job 6125:
==> flow/design.v <==
module part2 (
    clear,
    clock,
    digit,
    digit_valid,
    end_of_line,
    total,
    line_result
);
    input clear;
    input clock;
    input [3:0] digit;
    input digit_valid;
    input end_of_line;
    output [63:0] total;
    output [47:0] line_result;
    wire [63:0] _205;
    wire [47:0] _38;
    wire [43:0] _196;
    wire [47:0] _197;
    wire [47:0] _193;
    wire [47:0] _186;
    wire [47:0] _172;
    wire [47:0] _158;
    wire [47:0] _144;
    wire [47:0] _130;
    wire [47:0] _116;
    wire [47:0] _102;
    wire [47:0] _88;
    wire [47:0] _74;
    wire [47:0] _60;
    wire vdd;
    wire _3;
    wire _5;
    wire [47:0] _49;
    wire [3:0] _7;
    wire [47:0] _45;
    wire _46;
    wire _47;
    wire [47:0] _50;
    wire [47:0] _52;
    wire [47:0] _8;
    reg [47:0] _43;
    wire [47:0] _9;
    wire [95:0] _57;
    wire [47:0] _58;
    wire [47:0] _61;
    wire _62;
    wire _63;
    wire [47:0] _64;
    wire [47:0] _66;
    wire [47:0] _10;
    reg [47:0] _55;
    wire [47:0] _11;
    wire [95:0] _71;
    wire [47:0] _72;
    wire [47:0] _75;
    wire _76;
    wire _77;
    wire [47:0] _78;
    wire [47:0] _80;
    wire [47:0] _12;
    reg [47:0] _69;
    wire [47:0] _13;
    wire [95:0] _85;
    wire [47:0] _86;
    wire [47:0] _89;
    wire _90;
    wire _91;
    wire [47:0] _92;
    wire [47:0] _94;
    wire [47:0] _14;
    reg [47:0] _83;
    wire [47:0] _15;
    wire [95:0] _99;
    wire [47:0] _100;
    wire [47:0] _103;
    wire _104;
    wire _105;
    wire [47:0] _106;
    wire [47:0] _108;
    wire [47:0] _16;
    reg [47:0] _97;
    wire [47:0] _17;
    wire [95:0] _113;
    wire [47:0] _114;
    wire [47:0] _117;
    wire _118;
    wire _119;
    wire [47:0] _120;
    wire [47:0] _122;
    wire [47:0] _18;
    reg [47:0] _111;
    wire [47:0] _19;
    wire [95:0] _127;
    wire [47:0] _128;
    wire [47:0] _131;
    wire _132;
    wire _133;
    wire [47:0] _134;
    wire [47:0] _136;
    wire [47:0] _20;
    reg [47:0] _125;
    wire [47:0] _21;
    wire [95:0] _141;
    wire [47:0] _142;
    wire [47:0] _145;
    wire _146;
    wire _147;
    wire [47:0] _148;
    wire [47:0] _150;
    wire [47:0] _22;
    reg [47:0] _139;
    wire [47:0] _23;
    wire [95:0] _155;
    wire [47:0] _156;
    wire [47:0] _159;
    wire _160;
    wire _161;
    wire [47:0] _162;
    wire [47:0] _164;
    wire [47:0] _24;
    reg [47:0] _153;
    wire [47:0] _25;
    wire [95:0] _169;
    wire [47:0] _170;
    wire [47:0] _173;
    wire _174;
    wire _175;
    wire [47:0] _176;
    wire [47:0] _178;
    wire [47:0] _26;
    reg [47:0] _167;
    wire [47:0] _27;
    wire [95:0] _183;
    wire [47:0] _184;
    wire [47:0] _187;
    wire _188;
    wire _189;
    wire [47:0] _190;
    wire [47:0] _192;
    wire [47:0] _28;
    reg [47:0] _181;
    wire [47:0] _29;
    wire [95:0] _194;
    wire [47:0] _195;
    wire [47:0] _198;
    wire _199;
    wire _31;
    wire _200;
    wire [47:0] _201;
    wire _33;
    wire [47:0] _203;
    wire [47:0] _34;
    reg [47:0] _40;
    wire [15:0] _207;
    wire [63:0] _208;
    wire [63:0] _209;
    wire [63:0] _35;
    reg [63:0] _206;
    assign _205 = 64'b0000000000000000000000000000000000000000000000000000000000000000;
    assign _38 = 48'b000000000000000000000000000000000000000000000000;
    assign _196 = 44'b00000000000000000000000000000000000000000000;
    assign _197 = { _196,
                    _7 };
    assign _193 = 48'b000000000000000000000000000000000000000000001010;
    assign _186 = { _196,
                    _7 };
    assign _172 = { _196,
                    _7 };
    assign _158 = { _196,
                    _7 };
    assign _144 = { _196,
                    _7 };
    assign _130 = { _196,
                    _7 };
    assign _116 = { _196,
                    _7 };
    assign _102 = { _196,
                    _7 };
    assign _88 = { _196,
                   _7 };
    assign _74 = { _196,
                   _7 };
    assign _60 = { _196,
                   _7 };
    assign vdd = 1'b1;
    assign _3 = clear;
    assign _5 = clock;
    assign _49 = { _196,
                   _7 };
    assign _7 = digit;
    assign _45 = { _196,
                   _7 };
    assign _46 = _43 < _45;
    assign _47 = _31 & _46;
    assign _50 = _47 ? _49 : _43;
    assign _52 = _33 ? _38 : _50;
    assign _8 = _52;
    always @(posedge _5) begin
        if (_3)
            _43 <= _38;
        else
            _43 <= _8;
    end
    assign _9 = _43;
    assign _57 = _9 * _193;
    assign _58 = _57[47:0];
    assign _61 = _58 + _60;
    assign _62 = _55 < _61;
    assign _63 = _31 & _62;
    assign _64 = _63 ? _61 : _55;
    assign _66 = _33 ? _38 : _64;
    assign _10 = _66;
    always @(posedge _5) begin
        if (_3)
            _55 <= _38;
        else
            _55 <= _10;
    end
    assign _11 = _55;
    assign _71 = _11 * _193;
    assign _72 = _71[47:0];
    assign _75 = _72 + _74;
    assign _76 = _69 < _75;
    assign _77 = _31 & _76;
    assign _78 = _77 ? _75 : _69;
    assign _80 = _33 ? _38 : _78;
    assign _12 = _80;
    always @(posedge _5) begin
        if (_3)
            _69 <= _38;
        else
            _69 <= _12;
    end
    assign _13 = _69;
    assign _85 = _13 * _193;
    assign _86 = _85[47:0];
    assign _89 = _86 + _88;
    assign _90 = _83 < _89;
    assign _91 = _31 & _90;
    assign _92 = _91 ? _89 : _83;
    assign _94 = _33 ? _38 : _92;
    assign _14 = _94;
    always @(posedge _5) begin
        if (_3)
            _83 <= _38;
        else
            _83 <= _14;
    end
    assign _15 = _83;
    assign _99 = _15 * _193;
    assign _100 = _99[47:0];
    assign _103 = _100 + _102;
    assign _104 = _97 < _103;
    assign _105 = _31 & _104;
    assign _106 = _105 ? _103 : _97;
    assign _108 = _33 ? _38 : _106;
    assign _16 = _108;
    always @(posedge _5) begin
        if (_3)
            _97 <= _38;
        else
            _97 <= _16;
    end
    assign _17 = _97;
    assign _113 = _17 * _193;
    assign _114 = _113[47:0];
    assign _117 = _114 + _116;
    assign _118 = _111 < _117;
    assign _119 = _31 & _118;
    assign _120 = _119 ? _117 : _111;
    assign _122 = _33 ? _38 : _120;
    assign _18 = _122;
    always @(posedge _5) begin
        if (_3)
            _111 <= _38;
        else
            _111 <= _18;
    end
    assign _19 = _111;
    assign _127 = _19 * _193;
    assign _128 = _127[47:0];
    assign _131 = _128 + _130;
    assign _132 = _125 < _131;
    assign _133 = _31 & _132;
    assign _134 = _133 ? _131 : _125;
    assign _136 = _33 ? _38 : _134;
    assign _20 = _136;
    always @(posedge _5) begin
        if (_3)
            _125 <= _38;
        else
            _125 <= _20;
    end
    assign _21 = _125;
    assign _141 = _21 * _193;
    assign _142 = _141[47:0];
    assign _145 = _142 + _144;
    assign _146 = _139 < _145;
    assign _147 = _31 & _146;
    assign _148 = _147 ? _145 : _139;
    assign _150 = _33 ? _38 : _148;
    assign _22 = _150;
    always @(posedge _5) begin
        if (_3)
            _139 <= _38;
        else
            _139 <= _22;
    end
    assign _23 = _139;
    assign _155 = _23 * _193;
    assign _156 = _155[47:0];
    assign _159 = _156 + _158;
    assign _160 = _153 < _159;
    assign _161 = _31 & _160;
    assign _162 = _161 ? _159 : _153;
    assign _164 = _33 ? _38 : _162;
    assign _24 = _164;
    always @(posedge _5) begin
        if (_3)
            _153 <= _38;
        else
            _153 <= _24;
    end
    assign _25 = _153;
    assign _169 = _25 * _193;
    assign _170 = _169[47:0];
    assign _173 = _170 + _172;
    assign _174 = _167 < _173;
    assign _175 = _31 & _174;
    assign _176 = _175 ? _173 : _167;
    assign _178 = _33 ? _38 : _176;
    assign _26 = _178;
    always @(posedge _5) begin
        if (_3)
            _167 <= _38;
        else
            _167 <= _26;
    end
    assign _27 = _167;
    assign _183 = _27 * _193;
    assign _184 = _183[47:0];
    assign _187 = _184 + _186;
    assign _188 = _181 < _187;
    assign _189 = _31 & _188;
    assign _190 = _189 ? _187 : _181;
    assign _192 = _33 ? _38 : _190;
    assign _28 = _192;
    always @(posedge _5) begin
        if (_3)
            _181 <= _38;
        else
            _181 <= _28;
    end
    assign _29 = _181;
    assign _194 = _29 * _193;
    assign _195 = _194[47:0];
    assign _198 = _195 + _197;
    assign _199 = _40 < _198;
    assign _31 = digit_valid;
    assign _200 = _31 & _199;
    assign _201 = _200 ? _198 : _40;
    assign _33 = end_of_line;
    assign _203 = _33 ? _38 : _201;
    assign _34 = _203;
    always @(posedge _5) begin
        if (_3)
            _40 <= _38;
        else
            _40 <= _34;
    end
    assign _207 = 16'b0000000000000000;
    assign _208 = { _207,
                    _40 };
    assign _209 = _206 + _208;
    assign _35 = _209;
    always @(posedge _5) begin
        if (_3)
            _206 <= _205;
        else
            if (_33)
                _206 <= _35;
    end
    assign total = _206;
    assign line_result = _40;
endmodule
==> flow/config.mk <==
export PLATFORM = sky130hd
export DESIGN_NAME = part2
export DESIGN_NICKNAME = part2
export VERILOG_FILES = /design/flow/design.v
export SDC_FILE = /design/flow/constraint.sdc
export NUM_CORES = 4
export LEC_CHECK = 0
export CAP_MARGIN = 20
export CELL_PAD_IN_SITES_DETAIL_PLACEMENT = 1
export CORE_MARGIN = 8
export CORE_UTILIZATION = 66
export CTS_CLUSTER_DIAMETER = 61
export HOLD_SLACK_MARGIN = 0.14
export MAX_ROUTING_LAYER = met4
export MIN_ROUTING_LAYER = met1
export PLACE_DENSITY_LB_ADDON = 0.13
export SETUP_SLACK_MARGIN = 1.84
export SLEW_MARGIN = 20
==> flow/constraint.sdc <==
create_clock -name core_clock -period 9.22 [get_ports {clock}]
set_input_delay 1.8440 -clock core_clock [delete_from_list [all_inputs] [get_ports {clock}]]
set_output_delay 1.8440 -clock core_clock [all_outputs]
set_load 0.01 [all_outputs]
run.sh (not shown) runs the stock make flow with config.mk's settings and CLKGATE_MAP_FILE=.
Job 6125 never completed; the flow aborted with a tool error in clock tree synthesis.
Input-level comparison between job 7528 and job 6125:
- PLACE_DENSITY_LB_ADDON no longer set, was 0.13
- MIN_ROUTING_LAYER no longer set, was met1
- CELL_PAD_IN_SITES_DETAIL_PLACEMENT no longer set, was 1
- HOLD_SLACK_MARGIN no longer set, was 0.14
- SETUP_SLACK_MARGIN no longer set, was 1.84
- CORE_MARGIN now 2, was 8
- CTS_CLUSTER_DIAMETER no longer set, was 61
- the clock period (ns, I/O delays scaled along) now 6.11, was 9.22
--- outcome ---
Layout checks on job 7528: not met. Flow itself completed; violations: setup timing. Compared with job 6125, job 7528 shows a vertical die dimension that is about 4% lower. The estimated wirelength of the detail-placed design number comes out higher for job 6125 vs job 7528. Comparing job 7528 against job 6125, there is no change at all in synthesized chip area reported by yosys. Against job 6125, total die size in job 7528 fell by a little under 10%.
[inputs] job 9452 vs job 7528
- CORE_UTILIZATION changed from 66 to 40
- CORE_MARGIN changed from 2 to 9
- the clock period (ns, I/O delays scaled along) changed from 6.11 to 6.5
Findings:
Every run in job 7528 and job 9452 closed cleanly, with the single exception of job 7528. From the logs: job 7528 reached the end of the flow and failed the layout checks with setup timing. Design area on job 9452 is ahead of job 7528. What job 7528 reported for chip area has to be multiplied by 1.8 to get the figure for job 9452. On job 9452: clock share of power is 1.3 points higher than what job 7528 gave. Job 9452 against job 7528: slack of the critical path increased by 0.50 ns relative to the old numbers, final-layout setup total negative slack increased by 13.94 ns relative to the old numbers. First-pass GRT wire length was lower in the run labelled job 9452. On combined flip-flop and latch cell area, job 7528 and job 9452 are neck and neck. Relative area change from synthesis to final layout (job 9452 over job 7528): decrease, 5.8 points.
Input-level comparison between job 6927 and job 9452:
- MAX_ROUTING_LAYER removed (was met4)
- CORE_MARGIN changed from 9 to 2
- the clock period (ns, I/O delays scaled along) changed from 6.5 to 6.39
--- outcome ---
- Looking at aggregate routed wire length across both flows, job 6927 is the stronger of the two, with job 9452 trailing.
- Job 6927 vs job 9452 — tally of non-filler cells in the final layout rose 64.
- As far as number of levels in the clock H-tree goes, job 6927 and job 9452 are indistinguishable; the numbers are identical.
- As far as cell count listed in synth_stat.txt is concerned, job 6927 and job 9452 perform about the same.
- On job 6927: count of clock-buffer cells in the layout is about 8% higher than what job 9452 gave.
- From job 6927 to job 9452, initial antenna violation count did not move at all.
- The area of all sequential standard cells of job 9452 and that of job 6927 are within noise of each other.
- Going from job 9452 to job 6927, count of cells along the worst register-to-register path went down by 10%; DRC violation total after the first TritonRoute iteration went down by 0.69%; total power went up by 1.1%.
Input changes introduced in job 9183 (baseline for comparison: job 6927):
- the clock period (ns, I/O delays scaled along) changed from 6.39 to 6.5
==> comparison <==
- Job 9183: combinational power is 2.5% lower than what job 6927 reported.
- Compared job 6927 against job 9183; overall routed net length within noise.
- Against job 6927, job 9183 reports a finished layout cell area that is lower.
- Compared with job 6927, in job 9183 clock group share of total power has increased; utilization now sits lower.
- | global-route wire length before repair | job 6927 vs job 9183 | ≈ equal |
- On placed cell count, the higher figure sits with job 6927, not job 9183.
- Power delta for job 9183 relative to job 6927: about 1.7% lower
No activity file was given, so power comes from the tool's default toggle rates.
